Design cordic, start of the top module:
module cordic(clk, angle, sine, cosine);
  input clk;
  input signed [31:0] angle;  
  output signed [15:0] sine;  
  output signed [15:0] cosine;
  reg signed [15:0] x [0:12];
  reg signed [15:0] y [0:12];
  reg signed [31:0] z [0:12];
  parameter scaling_factor = 19896;  
  wire [1:0] sector;
  assign sector = angle[31:30];
  assign sine = y[12];
  assign cosine = x[12];
  wire signed [31:0] theta [0:12];
  assign theta [ 0] = 'h20000000;   
  assign theta [ 1] = 'h12E4051D;   
  assign theta [ 2] = 'h9FB385B;    
  assign theta [ 3] = 'h51111D4;    
  assign theta [ 4] = 'h28B0D43;    
  assign theta [ 5] = 'h145D7E1;    
  assign theta [ 6] = 'hA2F61E;     
  assign theta [ 7] = 'h517C55;     
  assign theta [ 8] = 'h28BE53;     
  assign theta [ 9] = 'h145F2E;     
  assign theta [10] = 'hA2F98;      
  assign theta [11] = 'h517CC;      
  assign theta [12] = 'h28BE6;      
  always @(posedge clk)
  begin 
    if (sector == 2'b00) begin
	  x[0] <= scaling_factor;
      y[0] <= 0;
      z[0] <= angle;      
    end
    else if  (sector == 2'b11) begin
	  x[0] <= scaling_factor;
      y[0] <= 0;
      z[0] <= angle;      
    end      
    else if (sector == 2'b01) begin
      x[0] <= -0;
      y[0] <= scaling_factor;
      z[0] <= {2'b00,angle[29:0]};      
    end
    else if (sector == 2'b10) begin
      x[0] <= 0;
      y[0] <= -scaling_factor;
      z[0] <= {2'b11,angle[29:0]};
    end
  end
  genvar i;
  generate
    for (i=0; i<13; i=i+1)
      begin
        wire sgn; 
	assign sgn = z[i][31];  
	wire signed [15:0] xnew, ynew;
        assign xnew = x[i] >>> i;  
        assign ynew = y[i] >>> i;
  ...
clock: 2.59 ns
lec_check: 0
abc_area: 1
cap_margin: 40
core_margin: 2
core_utilization: 72
cts_cluster_size: 10
hold_slack_margin: 0.3
place_density: 0.42
slew_margin: 20
run.sh (not shown) runs the stock make flow with config.mk's settings and CLKGATE_MAP_FILE=.
The starting point ran to the end with violations: setup timing.
==> next run, changes <==
ABC_AREA = default   (was 1)
CAP_MARGIN = 20   (was 40)
CORE_UTILIZATION = 60   (was 72)
CTS_CLUSTER_SIZE = default   (was 10)
HOLD_SLACK_MARGIN = default   (was 0.3)
PLACE_DENSITY = default   (was 0.42)
clock period = 3.41 ns   (was 2.59 ns; I/O delays follow)
Result: Now the flow ran to the end with no violations; synthesized area is lower by about 21%; setup slack is better by 0.17 ns; sequential share of layout area is higher by 5.5 points; hold slack is better by 0.0094 ns; core utilization is lower by 13 points; design area is lower by 20%; via count is lower by 40%; critical path depth is higher by 2; final cell count is lower by about 40%.
==> next run, changes <==
CORE_UTILIZATION = 40   (was 60)
clock period = 3.5 ns   (was 3.41 ns; I/O delays follow)
Outcome: The changed run passed the timing, DRC and antenna checks. First-iteration DRC count drops slightly. Maximum frequency is lower slightly. Count of clock-buffer cells in the layout went up by 8. Hold slack improved by 0.0037 ns.

cordic again, from the RTL that the note above started with.
==> flow/design.v (excerpt) <==
module cordic(clk, angle, sine, cosine);
  input clk;
  input signed [31:0] angle;  
  output signed [15:0] sine;  
  output signed [15:0] cosine;
  reg signed [15:0] x [0:12];
  reg signed [15:0] y [0:12];
  reg signed [31:0] z [0:12];
  parameter scaling_factor = 19896;  
  wire [1:0] sector;
  assign sector = angle[31:30];
  assign sine = y[12];
  assign cosine = x[12];
  wire signed [31:0] theta [0:12];
  assign theta [ 0] = 'h20000000;   
  assign theta [ 1] = 'h12E4051D;   
  assign theta [ 2] = 'h9FB385B;    
  assign theta [ 3] = 'h51111D4;    
  assign theta [ 4] = 'h28B0D43;    
  assign theta [ 5] = 'h145D7E1;    
  assign theta [ 6] = 'hA2F61E;     
  assign theta [ 7] = 'h517C55;     
  assign theta [ 8] = 'h28BE53;     
  assign theta [ 9] = 'h145F2E;     
  assign theta [10] = 'hA2F98;      
  assign theta [11] = 'h517CC;      
  assign theta [12] = 'h28BE6;      
  always @(posedge clk)
  begin 
    if (sector == 2'b00) begin
	  x[0] <= scaling_factor;
      y[0] <= 0;
      z[0] <= angle;      
    end
    else if  (sector == 2'b11) begin
	  x[0] <= scaling_factor;
      y[0] <= 0;
      z[0] <= angle;      
    end      
    else if (sector == 2'b01) begin
      x[0] <= -0;
      y[0] <= scaling_factor;
      z[0] <= {2'b00,angle[29:0]};      
    end
    else if (sector == 2'b10) begin
      x[0] <= 0;
      y[0] <= -scaling_factor;
      z[0] <= {2'b11,angle[29:0]};
    end
  end
  genvar i;
  generate
    for (i=0; i<13; i=i+1)
      begin
        wire sgn; 
	assign sgn = z[i][31];  
	wire signed [15:0] xnew, ynew;
        assign xnew = x[i] >>> i;  
        assign ynew = y[i] >>> i;
        always @(posedge clk)
          begin
            if (sgn==1)
              begin
  ...
make LEC_CHECK=0 ABC_AREA=1 CAP_MARGIN=20 CORE_ASPECT_RATIO=0.88 CORE_MARGIN=2 CORE_UTILIZATION=58 CTS_CLUSTER_SIZE=57 GPL_ROUTABILITY_DRIVEN=1 SETUP_SLACK_MARGIN=1.23 SLEW_MARGIN=5 finish   # period 4.74 ns
==> next run, changes <==
Settings changed: ABC_AREA 1 to not set, CORE_ASPECT_RATIO 0.88 to not set, CORE_UTILIZATION 58 to 40, CTS_CLUSTER_SIZE 57 to not set, GPL_ROUTABILITY_DRIVEN 1 to not set, SETUP_SLACK_MARGIN 1.23 to not set, SLEW_MARGIN 5 to 20.
Clock period 4.74 ns to 3.41 ns, I/O delays scaled along.
Outcome: Final cell count went down by a quarter to a third; wire length is lower by well over a third; area after synthesis came out lower by about a fifth; global-route usage came out lower by 14 points; fmax came out higher slightly; clock skew is lower by 0.015 ns; worst setup slack loses 1.3 ns; count of clock-buffer cells in the layout is higher by 2; register-to-register slack got worse by 1.3 ns; cell area goes down by about a fifth.
==> next run, changes <==
Settings changed: CORE_UTILIZATION 40 to 60, CTS_CLUSTER_SIZE set to 98.
Clock period 3.41 ns to 2.78 ns, I/O delays scaled along.
- Now the flow finished but fails on negative setup slack
- utilization is higher by 39 points
- setup slack is worse by 0.52 ns
- wire length is higher by a quarter to a third
- synthesized area stays the same
- sequential share of layout area is lower by 5.0 points
- cell count is higher by a little under a tenth
==> next run, changes <==
Settings changed: CORE_UTILIZATION 60 to 57, CTS_CLUSTER_SIZE 98 to not set, SETUP_SLACK_MARGIN set to 0.72.
Clock period 2.78 ns to 2.61 ns, I/O delays scaled along.
After rerunning: The changed run finished with negative setup slack left. Routed wire length grows by 2.6%. Global-route usage decreases by 0.97 points. Hold slack loses 0.012 ns. Utilization is higher by 0.24 points. Clock skew shrinks by 0.020 ns. Non-clock buffer count is higher by 306. Setup slack gets worse by 0.13 ns. Final area climbs by 4.8%. Area after synthesis stays the same.
